job 9838:
// apb_master
module apb_master(
  input pclk, 
  input preset,
  input [31:0]paddr,
  input pwrite,
  input [2:0]pprot,
  input [31:0]pwdata,
  input [3:0]pstrb,
  output  reg[31:0]prdata,
  output pslverr,
  output reg penable,
  output reg [3:0]psel,
  output reg pready
);
  wire [31:0] prdata0,prdata1,prdata2,prdata3;
  wire pslverr0,pslverr1,pslverr2,pslverr3;
  wire pready0,pready1,pready2,pready3;
  apb_slave slave0 (pclk,psel[0],penable,preset,paddr,pwrite,pprot,pwdata,pstrb,prdata0,pslverr0,pready0);
  apb_slave slave1 (pclk,psel[1],penable,preset,paddr,pwrite,pprot,pwdata,pstrb,prdata1,pslverr1,pready1);
  apb_slave slave2 (pclk,psel[2],penable,preset,paddr,pwrite,pprot,pwdata,pstrb,prdata2,pslverr2,pready2);
  apb_slave slave3 (pclk,psel[3],penable,preset,paddr,pwrite,pprot,pwdata,pstrb,prdata3,pslverr3,pready3); 
  assign pslverr=pslverr0|pslverr1|pslverr2|pslverr3;
  reg [1:0]state,nextstate;
  parameter idle=2'b0,setup=2'd1,access=2'd2;
  always@(posedge pclk)begin
      if(~preset) state<=idle;
      else state<=nextstate;
  end
  always @(*) begin
    nextstate=idle;
    penable=1'b0;
    case (state)
      idle : begin
        penable=1'b0;
        if(|paddr) nextstate=setup;
        else nextstate=idle;
      end
      setup : begin
        penable=1'b0;
        if(|paddr) nextstate=access;
        else nextstate=idle;
      end
      access:  begin
        penable=1'b1;
        if ( (paddr!=4'b0) && (pready==1'b1)) nextstate=setup;
        else if( (paddr==4'b0) && (pready==1'b1)) nextstate=idle;
        else nextstate=access;
      end
       default nextstate=idle;
    endcase
    case (paddr[31:30])
        2'b00 : begin
                psel=4'b0001;
                prdata=prdata0;
                end
        2'b01 : begin
                psel=4'b0010;
                prdata=prdata1;
                end
        2'b10 : begin
                psel=4'b0100;
                prdata=prdata2;
                end
        2'b11 : begin
                psel=4'b1000;
                prdata=prdata3;
                end
    endcase
    pready=pready0|pready1|pready2|pready3;
  end
endmodule
==> flow/config.mk <==
export PLATFORM = sky130hd
export DESIGN_NAME = apb_master
export DESIGN_NICKNAME = apb_master
export VERILOG_FILES = /design/flow/design.v
export SDC_FILE = /design/flow/constraint.sdc
export NUM_CORES = 4
export LEC_CHECK = 0
export CAP_MARGIN = 20
export CORE_MARGIN = 2
export CORE_UTILIZATION = 68
export PLACE_DENSITY = 0.6
export SLEW_MARGIN = 20
==> flow/constraint.sdc <==
create_clock -name core_clock -period 3.24 [get_ports {pclk}]
set_input_delay 0.6480 -clock core_clock [delete_from_list [all_inputs] [get_ports {pclk}]]
set_output_delay 0.6480 -clock core_clock [all_outputs]
set_load 0.01 [all_outputs]
run.sh (not shown) runs the stock make flow with config.mk's settings and CLKGATE_MAP_FILE=.
Job 9838 went all the way through synthesis, placement and routing and the layout is clean on timing, DRC and antenna.
#### Input delta (job 1482 over job 9838)
--- a/flow/config.mk
+++ b/flow/config.mk
@@ -10 +10 @@
-export CORE_UTILIZATION = 68
+export CORE_UTILIZATION = 45
==> flow/constraint.sdc <==
create_clock -name core_clock -period 5.56 [get_ports {pclk}]
set_input_delay 1.1120 -clock core_clock [delete_from_list [all_inputs] [get_ports {pclk}]]
set_output_delay 1.1120 -clock core_clock [all_outputs]
set_load 0.01 [all_outputs]
Notes after the runs:
The higher setup slack came out of job 1482.
A category of the critical setup timing path of reg -> out is what job 9838 shows, while in -> out belongs to job 1482.
met2 track demand over resource was lower in job 1482 than in job 9838.
Job 1482 vs job 9838, instance count: job 1482 higher
Setup changes, job 1482 to job 5177
--- a/flow/config.mk
+++ b/flow/config.mk
@@ -10,2 +10,3 @@
-export CORE_UTILIZATION = 45
-export PLACE_DENSITY = 0.6
+export CORE_UTILIZATION = 72
+export PLACE_DENSITY = 0.4
+export SETUP_SLACK_MARGIN = 0.77
==> flow/constraint.sdc <==
create_clock -name core_clock -period 3.13 [get_ports {pclk}]
set_input_delay 0.6260 -clock core_clock [delete_from_list [all_inputs] [get_ports {pclk}]]
set_output_delay 0.6260 -clock core_clock [all_outputs]
set_load 0.01 [all_outputs]
Results
Job 1482 has a lower part of the cycle the worst path needs than job 5177. Taking job 5177 as 1.0, job 1482 lands at 0.32 on layout buffer count excluding clock buffers. Job 5177 vs job 1482 on area of the multi-input gates: job 5177 is the higher one. Going from job 1482 to job 5177, layout filler cell count shrinks by 65%. A worst setup path endpoint of prdata[18] is what job 1482 shows, while prdata[22] belongs to job 5177.

* * *

== build 40 ==
The RTL this note starts from:
==> flow/design.v <==
module storage(input pclk,input we,input pwrite,input [31:0]paddr,input [31:0]pwdata,input [3:0]pstrb,output reg [31:0]prdata);
  reg [31:0]memory[0:31];
  always @(posedge pclk) begin
    if(we) begin
      		if(pstrb==4'b0) begin
            	memory[paddr[4:0]]<=pwdata;
            end
            else begin
              if (pstrb[0]) memory[paddr[4:0]][7:0]   <= pwdata[7:0];
            	if (pstrb[1]) memory[paddr[4:0]][15:8]  <= pwdata[15:8];
           		if (pstrb[2]) memory[paddr[4:0]][23:16] <= pwdata[23:16];
            	if (pstrb[3]) memory[paddr[4:0]][31:24] <= pwdata[31:24];
            end
    end
  end
  always @(*) begin
    if(pwrite) prdata=32'b0;
    else prdata=memory[paddr[4:0]];
  end
endmodule
module apb_slave( 
    input pclk,
    input psel,
    input penable,
    input preset, 
    input [31:0]paddr,
    input pwrite,
    input [2:0]pprot,
    input [31:0]pwdata,
    input [3:0]pstrb,
    output reg [31:0]prdata,
    output reg pslverr,
    output reg pready
  );
   reg ready;
   wire [31:0]rdata;
   storage m1(pclk,psel & penable & pwrite,pwrite,paddr,pwdata,pstrb,rdata);
   always @(*) begin
     ready=1'b0;
     if(psel & penable & pwrite) begin
            ready=~pready;
          end
     else if(psel & penable & ~pwrite) begin
            ready=~pready;
          end
     else if( ~penable) begin
            ready=1'b0;
          end
     pslverr=1'b0;
   end
   always @(posedge pclk)begin
     pready<=ready;
     prdata<=rdata;
   end   
 endmodule
module apb_master(
  input pclk, 
  input preset,
  input [31:0]paddr,
  input pwrite,
  input [2:0]pprot,
  input [31:0]pwdata,
  input [3:0]pstrb,
  output  reg[31:0]prdata,
  output pslverr,
  output reg penable,
  output reg [3:0]psel,
  output reg pready
);
  wire [31:0] prdata0,prdata1,prdata2,prdata3;
  wire pslverr0,pslverr1,pslverr2,pslverr3;
  wire pready0,pready1,pready2,pready3;
  apb_slave slave0 (pclk,psel[0],penable,preset,paddr,pwrite,pprot,pwdata,pstrb,prdata0,pslverr0,pready0);
  apb_slave slave1 (pclk,psel[1],penable,preset,paddr,pwrite,pprot,pwdata,pstrb,prdata1,pslverr1,pready1);
  apb_slave slave2 (pclk,psel[2],penable,preset,paddr,pwrite,pprot,pwdata,pstrb,prdata2,pslverr2,pready2);
  apb_slave slave3 (pclk,psel[3],penable,preset,paddr,pwrite,pprot,pwdata,pstrb,prdata3,pslverr3,pready3); 
  assign pslverr=pslverr0|pslverr1|pslverr2|pslverr3;
  reg [1:0]state,nextstate;
  parameter idle=2'b0,setup=2'd1,access=2'd2;
  always@(posedge pclk)begin
      if(~preset) state<=idle;
      else state<=nextstate;
  end
  always @(*) begin
    nextstate=idle;
    penable=1'b0;
    case (state)
      idle : begin
        penable=1'b0;
        if(|paddr) nextstate=setup;
        else nextstate=idle;
      end
      setup : begin
        penable=1'b0;
        if(|paddr) nextstate=access;
        else nextstate=idle;
      end
      access:  begin
        penable=1'b1;
        if ( (paddr!=4'b0) && (pready==1'b1)) nextstate=setup;
        else if( (paddr==4'b0) && (pready==1'b1)) nextstate=idle;
        else nextstate=access;
      end
       default nextstate=idle;
    endcase
    case (paddr[31:30])
        2'b00 : begin
                psel=4'b0001;
                prdata=prdata0;
                end
        2'b01 : begin
                psel=4'b0010;
                prdata=prdata1;
                end
        2'b10 : begin
                psel=4'b0100;
                prdata=prdata2;
                end
        2'b11 : begin
                psel=4'b1000;
                prdata=prdata3;
                end
    endcase
    pready=pready0|pready1|pready2|pready3;
  end
endmodule
==> flow/config.mk <==
export PLATFORM = sky130hd
export DESIGN_NAME = apb_master
export DESIGN_NICKNAME = apb_master
export VERILOG_FILES = /design/flow/design.v
export SDC_FILE = /design/flow/constraint.sdc
export NUM_CORES = 4
export LEC_CHECK = 0
export CAP_MARGIN = 5
export CORE_ASPECT_RATIO = 0.65
export CORE_MARGIN = 2
export CORE_UTILIZATION = 72
export CTS_CLUSTER_SIZE = 50
export HOLD_SLACK_MARGIN = -0.08
export PLACE_DENSITY_LB_ADDON = 0.24
export SETUP_SLACK_MARGIN = 0.78
export SLEW_MARGIN = 5
==> flow/constraint.sdc <==
create_clock -name core_clock -period 3.17 [get_ports {pclk}]
set_input_delay 0.6340 -clock core_clock [delete_from_list [all_inputs] [get_ports {pclk}]]
set_output_delay 0.6340 -clock core_clock [all_outputs]
set_load 0.01 [all_outputs]
Build 40 finished every step from synthesis to the final layout, and the layout passed the timing, DRC and antenna checks.
The following lists how build 67 was set up differently from build 40:
# build 40
export LEC_CHECK = 0
export CAP_MARGIN = 5
export CORE_ASPECT_RATIO = 0.65
export CORE_MARGIN = 2
export CORE_UTILIZATION = 72
export CTS_CLUSTER_SIZE = 50
export HOLD_SLACK_MARGIN = -0.08
export PLACE_DENSITY_LB_ADDON = 0.24
export SETUP_SLACK_MARGIN = 0.78
export SLEW_MARGIN = 5
create_clock -name core_clock -period 3.17 [get_ports {pclk}]
# build 67
export LEC_CHECK = 0
export CAP_MARGIN = 5
export CORE_ASPECT_RATIO = 0.65
export CORE_MARGIN = 2
export CORE_UTILIZATION = 70
export CTS_CLUSTER_SIZE = 14
export HOLD_SLACK_MARGIN = -0.08
export PLACE_DENSITY_LB_ADDON = 0.24
export SETUP_SLACK_MARGIN = 0.78
export SLEW_MARGIN = 0
create_clock -name core_clock -period 3.17 [get_ports {pclk}]
[summary]
- Build 67 finished every stage and its layout cleared the timing, DRC and antenna checks.
- Going from build 40 to build 67, design internal power saw a decrease; relative contribution of sequential cells to total power increased 0.6 points; number of rows created at floorplan climbed 2; filler cell count moved up; die height shows an increase of about 1.4%.
- Final layout net count essentially unchanged between build 67 and build 40.
- Width of the die went up slightly going from build 40 to build 67.
- The run showing the smaller slew of the pin with the lowest slew margin is build 67.
## Diff of input files: build 68 against build 67
# build 67
export LEC_CHECK = 0
export CAP_MARGIN = 5
export CORE_ASPECT_RATIO = 0.65
export CORE_MARGIN = 2
export CORE_UTILIZATION = 70
export CTS_CLUSTER_SIZE = 14
export HOLD_SLACK_MARGIN = -0.08
export PLACE_DENSITY_LB_ADDON = 0.24
export SETUP_SLACK_MARGIN = 0.78
export SLEW_MARGIN = 0
create_clock -name core_clock -period 3.17 [get_ports {pclk}]
# build 68
export LEC_CHECK = 0
export CAP_MARGIN = 20
export CORE_MARGIN = 2
export CORE_UTILIZATION = 25
export PLACE_DENSITY = 0.6
export SLEW_MARGIN = 20
create_clock -name core_clock -period 9.07 [get_ports {pclk}]
Build 67 ended up with slave2.prdata[10]$_SDFF_PP0_ as its startpoint of the most critical setup path; build 68 ended up with paddr[30]. Run comparison: build 68 class of the most critical hold timing path flop to flop; build 67 class of the most critical hold timing path primary input to flop. Row part of the power in the clock network: build 68 higher / build 67 lower. Build 68 ended up with a lower initial core utilization than build 67 did. Hold slack improves in build 68 relative to build 67.
### build 68 -> build 97
# build 68
export LEC_CHECK = 0
export CAP_MARGIN = 20
export CORE_MARGIN = 2
export CORE_UTILIZATION = 25
export PLACE_DENSITY = 0.6
export SLEW_MARGIN = 20
create_clock -name core_clock -period 9.07 [get_ports {pclk}]
# build 97
export LEC_CHECK = 0
export CAP_MARGIN = 20
export CORE_MARGIN = 2
export CORE_UTILIZATION = 45
export CTS_CLUSTER_DIAMETER = 298
export HOLD_SLACK_MARGIN = 0.11
export PLACE_DENSITY = 0.6
export SLEW_MARGIN = 20
create_clock -name core_clock -period 8.0 [get_ports {pclk}]
### Flow results
Lower die size among build 68 and build 97: build 97
Build 97 ends up with higher initial core utilization than build 68 does.
[compare] base=build 68 new=build 97: wire length of the first global-routing pass saw a decrease; hold slack held; wire length per cell after detailed routing higher; number of non-clock buffers picked up an extra 10.
Build 97 vs build 68 — HPWL after detailed placement dropped 2.8 mm.
Cmp build 68 and build 97 / global-route usage / lower: build 68
On share of total power in the clock network, build 68 tracks build 97 almost exactly.
Between build 68 and build 97, the flow reports wire length decreasing by a few percent.

* * *

Starts from the design.v that is shown in full above.
==> flow/config.mk <==
export PLATFORM = sky130hd
export DESIGN_NAME = apb_master
export DESIGN_NICKNAME = apb_master
export VERILOG_FILES = /design/flow/design.v
export SDC_FILE = /design/flow/constraint.sdc
export NUM_CORES = 4
export LEC_CHECK = 0
export CAP_MARGIN = 20
export CORE_MARGIN = 2
export CORE_UTILIZATION = 57
export PLACE_DENSITY = 0.6
export SLEW_MARGIN = 20
==> flow/constraint.sdc <==
create_clock -name core_clock -period 5.56 [get_ports {pclk}]
set_input_delay 1.1120 -clock core_clock [delete_from_list [all_inputs] [get_ports {pclk}]]
set_output_delay 1.1120 -clock core_clock [all_outputs]
set_load 0.01 [all_outputs]
The starting point ran to the end with no violations.
Next try:
- CORE_UTILIZATION: 57 -> 72
- CTS_CLUSTER_DIAMETER: unset -> 378
- CTS_CLUSTER_SIZE: unset -> 20
- PLACE_DENSITY: 0.6 -> unset
- PLACE_DENSITY_LB_ADDON: unset -> 0.0
- SETUP_SLACK_MARGIN: unset -> 0.91
- clock period: 5.56 -> 3.13 ns (I/O delays scaled with it)
After rerunning:
- The new run completed with no timing, DRC or antenna violations
- global-route usage grows by 7.1 points
- setup slack loses 0.70 ns
- sequential share of layout area shrinks by 0.72 points
Next try:
- CTS_CLUSTER_DIAMETER: 378 -> unset
- SETUP_SLACK_MARGIN: 0.91 -> 1.02
- clock period: 3.13 -> 3.48 ns (I/O delays scaled with it)
Die area is unchanged.
Non-clock buffer count increases by 63.
Wire length decreases slightly.
Design area increases slightly.
Next try:
- CORE_ASPECT_RATIO: unset -> 0.5
- CTS_CLUSTER_DIAMETER: unset -> 400
- CTS_CLUSTER_SIZE: 20 -> 10
- HOLD_SLACK_MARGIN: unset -> 0.29
- SETUP_SLACK_MARGIN: 1.02 -> 0.89
- clock period: 3.48 -> 3.09 ns (I/O delays scaled with it)
Effect:
- The changed run completed with no timing, DRC or antenna violations
- wire length goes up by a few percent
- power goes up by roughly a tenth
- hold slack improves by 0.13 ns
- synthesized cell count does not change
- clock skew goes down by 0.0074 ns
- final cell count is about the same
- worst setup slack degrades by 0.34 ns
- via count goes up by a few percent
- core utilization goes up by 1.8 points
- combinational power goes up by about a fifth
- clock power goes up by about a fifth

* * *

## run A
Starts from the design.v that is shown in full above.
Settings: LEC_CHECK=0, ABC_AREA=1, CAP_MARGIN=20, CELL_PAD_IN_SITES_DETAIL_PLACEMENT=2, CELL_PAD_IN_SITES_GLOBAL_PLACEMENT=1, CORE_MARGIN=2, CORE_UTILIZATION=40, GPL_TIMING_DRIVEN=0, HOLD_SLACK_MARGIN=0.28, MAX_ROUTING_LAYER=met4, SLEW_MARGIN=20; clock period 8.0 ns.
Run A | stages: all done | timing, DRC, antenna: all pass
Changes in run B relative to run A:
- CELL_PAD_IN_SITES_DETAIL_PLACEMENT: 2 -> unset
- CELL_PAD_IN_SITES_GLOBAL_PLACEMENT: 1 -> unset
- HOLD_SLACK_MARGIN: 0.28 -> unset
- ABC_AREA: 1 -> unset
- MAX_ROUTING_LAYER: met4 -> unset
- GPL_TIMING_DRIVEN: 0 -> unset
- CORE_UTILIZATION: 40 -> 72
- SETUP_SLACK_MARGIN: unset -> 0.91
- PLACE_DENSITY_LB_ADDON: unset -> 0.0
- the clock period (ns, I/O delays scaled along): 8.0 -> 3.12
Notes after the runs:
- On power consumption: between run B and run A, it ends up lower for run A.
- Run B ends up with a final cell count that is about 44% lower than in run A.
- Relative to run A, the global-route wire length before repair of run B is lower by about 40%.
- Delta (run B minus run A): total inserted antenna cells decreased 42; core region area lost 210000 µm².
- Looking at worst hold-check path type, the flop to flop result is from run A; the input pin to flop one comes from run B.
- Share of cell area taken by flip-flops and latches up 3.4 points in run B wrt run A
- When run B is measured against run A, its combinational fraction of the cell area turns out 3.5 points lower.
- Area after synthesis: run B lower than run A
The inputs of run C differ from those of run B as listed below.
- PLACE_DENSITY newly set to 0.6
- PLACE_DENSITY_LB_ADDON removed (was 0.0)
- SETUP_SLACK_MARGIN removed (was 0.91)
- CORE_UTILIZATION changed from 72 to 45
- the clock period (ns, I/O delays scaled along) changed from 3.12 to 8.0
Notes after the runs:
- Compared to run B, run C has global-route usage over all layers 15 points lower.
- Number of buffer and inverter stages on the critical path came out higher on run C than on run B.
- Going from run B to run C, cell area shrank by a few percent.
- Comparing number of standard cells in the layout, taps in and fillers out for run C and run B, the bigger number came from run C.
- Sort run C and run B by sequential cell area share desc -> top: run C
- Looking at worst path arrival time, run C sits 1.79 ns higher than run B does.
- In the flow results for run C and run B, the post-layout period usage of the worst path is smaller on run C.
- The final worst slack of run C exceeds that of run B by 2.12 ns.
- Comparing layout overhead on the synthesized area for run C and run B, the smaller number came from run C.
- Logic depth of the worst path, buffers included: run C > run B
- Total power: run C vs run B down 61%
Power figures rest on the tool's default switching activity, not on a simulated workload.
